==> run Z <==
==> flow/design.v <==
`timescale 1ns / 1ps
module conv (
input [4:0] stride,
input  conv_enable, 
output reg [18:0] address1 , address2, write_address,
output reg end_reach, full_conv_end, dot_sum_end,
input clk,
input reset,
input [9:0] w1 ,h1,w2,h2,
output reg [9:0] width, height
  );
reg [9:0] H1_index_outer , V1_index_outer ;
reg [5:0]	v1_index_inner , h1_index_inner ;
reg dot_sum_start ;
always @ (posedge clk) begin	 
		if (reset) begin
			H1_index_outer = 0;
			V1_index_outer = 0;
			v1_index_inner = 0;
			h1_index_inner = 0;
			address1 = 0;
			address2 = 0;
			write_address = 0;
			end_reach = 0;
			dot_sum_end = 0;
			dot_sum_start = 1;
			full_conv_end = 0;
			width = 0;
			height = 0;
		end
		else if (conv_enable) begin
				if (dot_sum_start) begin
						v1_index_inner = 0;
						h1_index_inner = 0;
						dot_sum_start = 0;
						dot_sum_end =0;
				end	
				if (!full_conv_end) begin
					address1 = address1 + 2'b01;
					h1_index_inner = h1_index_inner + 2'b01 ;
					if (h1_index_inner == w2) begin			 
						v1_index_inner = v1_index_inner + 1;
						h1_index_inner = 6'b0;								
						address1 = (v1_index_inner + V1_index_outer )* w1 + H1_index_outer;
					end	
					if (v1_index_inner == h2) begin			 
						H1_index_outer = H1_index_outer + stride;
						address1 = V1_index_outer * w1 + H1_index_outer ;
						dot_sum_start = 1;
						dot_sum_end =1;
						v1_index_inner = 6'b0;
					end
					if ((H1_index_outer + w2) > w1	) begin		 
						width = H1_index_outer;
						dot_sum_start = 1;
						V1_index_outer = V1_index_outer + stride;
						H1_index_outer = 10'b0000000000;
						address1 = V1_index_outer * w1;
					end
					if (address1 == h1*w1 ) 		full_conv_end = 1;		 
					if ((address1 + 1) == h1*w1 ) 		height = V1_index_outer + 1;
					address2 = v1_index_inner*w2 + h1_index_inner;
					if (dot_sum_start)	write_address	= write_address + 1;
				end
		end
    end
endmodule 
==> flow/run.sh <==
#!/bin/bash
# the make line also repeats each setting of config.mk as NAME=value (left out here)
make -C /OpenROAD-flow-scripts/flow DESIGN_CONFIG=/design/flow/config.mk WORK_HOME=/design/flow/orfs CLKGATE_MAP_FILE= finish
==> flow/config.mk <==
export PLATFORM = sky130hd
export DESIGN_NAME = conv
export DESIGN_NICKNAME = conv
export VERILOG_FILES = /design/flow/design.v
export SDC_FILE = /design/flow/constraint.sdc
export NUM_CORES = 4
export LEC_CHECK = 0
export CAP_MARGIN = 20
export CORE_ASPECT_RATIO = 0.5
export CORE_MARGIN = 2
export CORE_UTILIZATION = 72
export CTS_CLUSTER_DIAMETER = 294
export CTS_CLUSTER_SIZE = 97
export HOLD_SLACK_MARGIN = 0.29
export PLACE_DENSITY = 0.42
export SETUP_SLACK_MARGIN = -0.56
export SLEW_MARGIN = 20
export TNS_END_PERCENT = 30
==> flow/constraint.sdc <==
create_clock -name core_clock -period 6.1 [get_ports {clk}]
set_input_delay 1.2200 -clock core_clock [delete_from_list [all_inputs] [get_ports {clk}]]
set_output_delay 1.2200 -clock core_clock [all_outputs]
set_load 0.01 [all_outputs]
==> inputs of run R, as changes to run Z <==
Settings changed: ABC_AREA from default to 1, CORE_UTILIZATION 72 to 64, CTS_CLUSTER_DIAMETER 294 to 252, CTS_CLUSTER_SIZE 97 to 96, HOLD_SLACK_MARGIN 0.29 to default, PLACE_DENSITY 0.42 to 0.35, SETUP_SLACK_MARGIN -0.56 to default, TNS_END_PERCENT 30 to default.
==> flow/constraint.sdc (replaced) <==
create_clock -name core_clock -period 6.58 [get_ports {clk}]
set_input_delay 1.3160 -clock core_clock [delete_from_list [all_inputs] [get_ports {clk}]]
set_output_delay 1.3160 -clock core_clock [all_outputs]
set_load 0.01 [all_outputs]
==> inputs of run K, as changes to run Z <==
Settings changed: CORE_ASPECT_RATIO 0.5 to default, HOLD_SLACK_MARGIN 0.29 to default, SETUP_SLACK_MARGIN -0.56 to default.
==> summary of the runs <==
- Run R completed, yet does not pass: negative setup slack. Run K died in clock tree synthesis (4_1_cts). Run Z never finished: it broke off in global routing (5_1_grt) with GRT-0116.
- In run R the synthesized cell count is higher than in run K, by 20%.
- Die area, highest first: run R, run Z, run K.
- In synthesized area, run Z and run K do not differ.

* * *

==> job 511 <==
// conv: RTL as listed in full above, without the edits since
Settings: LEC_CHECK=0, CAP_MARGIN=40, CELL_PAD_IN_SITES_DETAIL_PLACEMENT=1, CELL_PAD_IN_SITES_GLOBAL_PLACEMENT=1, CORE_ASPECT_RATIO=0.73, CORE_MARGIN=2, CORE_UTILIZATION=36, CTS_CLUSTER_DIAMETER=192, CTS_CLUSTER_SIZE=21, GPL_TIMING_DRIVEN=1, HOLD_SLACK_MARGIN=-0.1, PLACE_DENSITY=0.52, SLEW_MARGIN=20, TNS_END_PERCENT=35; clock period 16.8 ns.
run.sh (not shown) runs the stock make flow with config.mk's settings and CLKGATE_MAP_FILE=.
==> inputs of job 3172, as changes to job 511 <==
Settings changed: CELL_PAD_IN_SITES_DETAIL_PLACEMENT 1 to unset, CTS_CLUSTER_SIZE 21 to 59, GPL_TIMING_DRIVEN 1 to 0, HOLD_SLACK_MARGIN -0.1 to unset, PLACE_DENSITY 0.52 to unset, PLACE_DENSITY_LB_ADDON set to 0.16, TNS_END_PERCENT 35 to 50.
==> inputs of job 9123, as changes to job 511 <==
Settings changed: CAP_MARGIN 40 to 20, CELL_PAD_IN_SITES_DETAIL_PLACEMENT 1 to unset, CELL_PAD_IN_SITES_GLOBAL_PLACEMENT 1 to unset, CORE_ASPECT_RATIO 0.73 to unset, CORE_UTILIZATION 36 to 58, CTS_CLUSTER_DIAMETER 192 to unset, CTS_CLUSTER_SIZE 21 to unset, GPL_TIMING_DRIVEN 1 to unset, HOLD_SLACK_MARGIN -0.1 to unset, PLACE_DENSITY 0.52 to unset, TNS_END_PERCENT 35 to unset.
==> flow/constraint.sdc (replaced) <==
create_clock -name core_clock -period 8.5 [get_ports {clk}]
set_input_delay 1.7000 -clock core_clock [delete_from_list [all_inputs] [get_ports {clk}]]
set_output_delay 1.7000 -clock core_clock [all_outputs]
set_load 0.01 [all_outputs]
==> inputs of job 696, as changes to job 511 <==
Settings changed: CAP_MARGIN 40 to 20, CELL_PAD_IN_SITES_DETAIL_PLACEMENT 1 to unset, CELL_PAD_IN_SITES_GLOBAL_PLACEMENT 1 to unset, CORE_ASPECT_RATIO 0.73 to unset, CORE_UTILIZATION 36 to 40, CTS_CLUSTER_DIAMETER 192 to unset, CTS_CLUSTER_SIZE 21 to unset, GPL_TIMING_DRIVEN 1 to unset, HOLD_SLACK_MARGIN -0.1 to unset, PLACE_DENSITY 0.52 to unset, TNS_END_PERCENT 35 to unset.
==> flow/constraint.sdc (replaced) <==
create_clock -name core_clock -period 11.0 [get_ports {clk}]
set_input_delay 2.2000 -clock core_clock [delete_from_list [all_inputs] [get_ports {clk}]]
set_output_delay 2.2000 -clock core_clock [all_outputs]
set_load 0.01 [all_outputs]
==> comparison table <==
|  | job 9123 | job 696 | job 3172 | job 511 |
|---|---|---|---|---|
| Outcome | failed layout checks | timing/DRC/antenna clean | timing/DRC/antenna clean | timing/DRC/antenna clean |
| Violated checks | negative setup slack | - | - | - |
| Leak Pwr | 0.0155 uW | 0.0129 uW | 0.0128 uW | 0.0127 uW |
| Worst path most repeated cell | a21oi_2 | fa_1 | a21oi_1 | a21oi_1 |
| Count of vias placed by the detailed router | 23,400 | 20,600 | 20,600 | 20,100 |
| Worst hold endpoint | address2[7]$_SDFFE_PP0P_ | address2[9]$_SDFFE_PP0P_ | address2[8]$_SDFFE_PP0P_ | address2[8]$_SDFFE_PP0P_ |
| Sum of negative setup slack | -8.02 ns | 0 ns | 0 ns | 0 ns |
| Transition at the pin with the smallest max-transition slack | 1.14 ns | 0.961 ns | 0.872 ns | 0.843 ns |
| Buffer share of cell area | 18.4% | 7.97% | 7.74% | 6.28% |
| Stage delay of the slowest cell on the critical path | 0.58 ns | 0.58 ns | 0.75 ns | 0.67 ns |
| Diodes inserted | 0 | 0 | 3 | 3 |
| Share of the clock period used by the worst path after layout | 110% | 95.0% | 89.7% | 80.1% |
| Initial antenna violation count | 1 | 3 | 8 | 4 |
| Routed length per instance | 20.0 um | 19.2 um | 21.0 um | 21.5 um |
| Final wirelength | 81.6 mm | 74.0 mm | 83.7 mm | 83.4 mm |
| FF-to-FF setup slack | -0.79 ns | 0.70 ns | 4.04 ns | 4.96 ns |
| Area after DPL | 29,300 um^2 | 26,700 um^2 | 26,700 um^2 | 26,300 um^2 |
| Worst path required time | 8.77 ns | 11.27 ns | 17.08 ns | 17.07 ns |
| Iteration-0 DRC Markers | 1,772 | 1,253 | 1,336 | 1,085 |
| Worst clock skew on the final layout | 0.0154 ns | 0.0184 ns | 0.0122 ns | 0.0199 ns |
| Multi-input gate share of total cell area | 66.3% | 73.2% | 72.9% | 74.0% |
| Combinational group share of total power | 81.3% | 75.5% | 76.8% | 75.3% |
| Clk Latency, worst-skew pair | 0.39 ns | 0.41 ns | 0.40 ns | 0.41 ns |

* * *

==> inputs of run a <==
Starts from the design.v that is shown in full above.
Settings: LEC_CHECK=0, CAP_MARGIN=20, CELL_PAD_IN_SITES_GLOBAL_PLACEMENT=3, CORE_MARGIN=2, CORE_UTILIZATION=40, CTS_CLUSTER_DIAMETER=390, CTS_CLUSTER_SIZE=98, SLEW_MARGIN=20; clock period 11.0 ns.
==> run b: changes against run a <==
CELL_PAD_IN_SITES_GLOBAL_PLACEMENT = default   (was 3)
CORE_UTILIZATION = 72   (was 40)
CTS_CLUSTER_DIAMETER = default   (was 390)
CTS_CLUSTER_SIZE = default   (was 98)
PLACE_DENSITY_LB_ADDON = 0.19   (was default)
==> flow/constraint.sdc (replaced) <==
create_clock -name core_clock -period 9.6 [get_ports {clk}]
set_input_delay 1.9200 -clock core_clock [delete_from_list [all_inputs] [get_ports {clk}]]
set_output_delay 1.9200 -clock core_clock [all_outputs]
set_load 0.01 [all_outputs]
==> run c: changes against run a <==
CELL_PAD_IN_SITES_GLOBAL_PLACEMENT = default   (was 3)
CTS_CLUSTER_DIAMETER = default   (was 390)
CTS_CLUSTER_SIZE = default   (was 98)
==> flow/constraint.sdc (replaced) <==
create_clock -name core_clock -period 5.94 [get_ports {clk}]
set_input_delay 1.1880 -clock core_clock [delete_from_list [all_inputs] [get_ports {clk}]]
set_output_delay 1.1880 -clock core_clock [all_outputs]
set_load 0.01 [all_outputs]
==> run d: changes against run a <==
CELL_PAD_IN_SITES_GLOBAL_PLACEMENT = default   (was 3)
CORE_UTILIZATION = 65   (was 40)
CTS_CLUSTER_DIAMETER = default   (was 390)
CTS_CLUSTER_SIZE = default   (was 98)
MAX_ROUTING_LAYER = met4   (was default)
==> flow/constraint.sdc (replaced) <==
create_clock -name core_clock -period 8.8 [get_ports {clk}]
set_input_delay 1.7600 -clock core_clock [delete_from_list [all_inputs] [get_ports {clk}]]
set_output_delay 1.7600 -clock core_clock [all_outputs]
set_load 0.01 [all_outputs]
==> impl_metrics.py <==
# Generated from Yosys and OpenROAD reports
metrics = {
    "flow_run": {
        "tool_warnings": 30,
    },
    "final_layout": {
        "finalNonFillerCells": 3844,
    },
    "power_and_ir_drop": {
        "comb_power_share_pct": 75.7,
        "internal-power_mw": 1.57,
    },
    "setup_path": {
        "crit_end": "height[7]",
    },
    "timing": {
        "setup_slack_ns": 0.594,
        "holdWs_ns": 0.458,
        "fin_crit_sh_pct": 94.6,
    },
    "placed_design": {
        "placed_area_sq_um": 26600,
        "place_ws_ns": -0.0521,
    },
    "grt": {
        "grt_pass1_vias": 20905,
        "use_met2_pct": 43.0,
        "antenna_found_initial": 0,
    },
    "status": {
        "status": "complete, no violations",
    },
    "worst_hold_path": {
        "hold_start": "address2[8]",
    },
}
-- figures above: run a

==> impl_metrics.py <==
# Generated from Yosys and OpenROAD reports
metrics = {
    "status": {
        "status": "complete, no violations",
    },
    "grt": {
        "use_met2_pct": 71.4,
        "antenna_found_initial": 0,
    },
    "power_and_ir_drop": {
        "internal-power_mw": 2.26,
        "comb_power_share_pct": 79.6,
    },
    "placed_design": {
        "placed_area_sq_um": 27200,
        "place_ws_ns": -0.801,
    },
    "final_layout": {
        "finalNonFillerCells": 3664,
    },
    "setup_path": {
        "crit_end": "height[1]",
    },
}
-- figures above: run b

==> impl_metrics.py <==
# Generated from Yosys and OpenROAD reports
metrics = {
    "timing": {
        "setup_slack_ns": -2.96,
        "fin_crit_sh_pct": 150,
        "setup_viol": 94,
    },
    "final_layout": {
        "finalNonFillerCells": 4364,
    },
    "placed_design": {
        "place_ws_ns": -3.39,
    },
    "worst_hold_path": {
        "hold_start": "address2[4]",
    },
    "status": {
        "status": "failed layout checks",
        "so_faults": "setup timing",
    },
    "setup_path": {
        "crit_end": "height[7]",
    },
    "flow_run": {
        "tool_warnings": 31,
    },
}
-- figures above: run c

==> impl_metrics.py <==
# Generated from Yosys and OpenROAD reports
metrics = {
    "timing": {
        "setup_viol": 10,
        "holdWs_ns": 0.456,
        "fin_crit_sh_pct": 107,
        "setup_slack_ns": -0.586,
    },
    "setup_path": {
        "crit_end": "height[4]",
    },
    "placed_design": {
        "placed_area_sq_um": 29000,
        "place_ws_ns": -1.48,
    },
    "power_and_ir_drop": {
        "comb_power_share_pct": 81.0,
        "internal-power_mw": 2.85,
    },
    "worst_hold_path": {
        "hold_start": "address2[10]",
    },
    "flow_run": {
        "tool_warnings": 33,
    },
    "status": {
        "status": "failed layout checks",
        "so_faults": "setup timing",
    },
    "grt": {
        "use_met2_pct": 69.8,
        "antenna_found_initial": 2,
    },
    "final_layout": {
        "finalNonFillerCells": 3937,
    },
}
-- figures above: run d


* * *

==> run Y: inputs <==
// conv: RTL as listed in full above, without the edits since
export LEC_CHECK = 0
export ABC_AREA = 0
export CAP_MARGIN = 20
export CORE_ASPECT_RATIO = 1.22
export CORE_MARGIN = 10
export CORE_UTILIZATION = 40
export CTS_CLUSTER_DIAMETER = 95
export CTS_CLUSTER_SIZE = 34
export GPL_ROUTABILITY_DRIVEN = 0
export HOLD_SLACK_MARGIN = -0.04
export SLEW_MARGIN = 20
export TNS_END_PERCENT = 55
create_clock -name core_clock -period 5.94 [get_ports {clk}]
==> inputs of run M, as changes to run Y <==
==> flow/config.mk (replaced) <==
export PLATFORM = sky130hd
export DESIGN_NAME = conv
export DESIGN_NICKNAME = conv
export VERILOG_FILES = /design/flow/design.v
export SDC_FILE = /design/flow/constraint.sdc
export NUM_CORES = 4
export LEC_CHECK = 0
export CAP_MARGIN = 20
export CORE_MARGIN = 2
export CORE_UTILIZATION = 40
export HOLD_SLACK_MARGIN = 0.07
export PLACE_DENSITY = 0.93
export SLEW_MARGIN = 20
==> flow/constraint.sdc (replaced) <==
create_clock -name core_clock -period 11.0 [get_ports {clk}]
set_input_delay 2.2000 -clock core_clock [delete_from_list [all_inputs] [get_ports {clk}]]
set_output_delay 2.2000 -clock core_clock [all_outputs]
set_load 0.01 [all_outputs]
==> inputs of run A, as changes to run Y <==
==> flow/config.mk (replaced) <==
export PLATFORM = sky130hd
export DESIGN_NAME = conv
export DESIGN_NICKNAME = conv
export VERILOG_FILES = /design/flow/design.v
export SDC_FILE = /design/flow/constraint.sdc
export NUM_CORES = 4
export LEC_CHECK = 0
export CAP_MARGIN = 20
export CORE_MARGIN = 2
export CORE_UTILIZATION = 68
export CTS_CLUSTER_DIAMETER = 41
export CTS_CLUSTER_SIZE = 27
export MAX_ROUTING_LAYER = met4
export SLEW_MARGIN = 20
==> flow/constraint.sdc (replaced) <==
create_clock -name core_clock -period 8.8 [get_ports {clk}]
set_input_delay 1.7600 -clock core_clock [delete_from_list [all_inputs] [get_ports {clk}]]
set_output_delay 1.7600 -clock core_clock [all_outputs]
set_load 0.01 [all_outputs]
==> out/metrics.yaml <==
status:
  failed_checks: "negative setup slack"
  status: "finished with violations"
sta:
  final.setup.worst_slack_ns: -2.948
  setup_viol: 94
min_path:
  worstHoldPathCells: 2
placement:
  hpwl_um: 68930
critical_path:
  crit_end: "height[8]$_SDFFE_PP0P_"
[end of results for run Y]
==> out/metrics.yaml <==
synth:
  ys.flop_type: "dfxtp_1"
route:
  first_pass_iters: 6
critical_path:
  crit_end: "height[9]$_SDFFE_PP0P_"
die:
  core_um2: 60020
sta:
  setup_viol: 0
  final.setup.worst_slack_ns: 0.4503
  tightest_slew_ns: 0.8737
status:
  status: "finished clean"
min_path:
  worstHoldPathCells: 2
[end of results for run M]
==> out/metrics.yaml <==
clock_network:
  cts_resized: 190
status:
  lastStage: "5_1_grt"
  status: "stopped before the end"
die:
  die_y_um: 192.3
placement:
  gp_congestion: 1.071
  hpwl_um: 63040
synth:
  edf_count: 0
[end of results for run A]
No activity file was given, so power comes from the tool's default toggle rates.
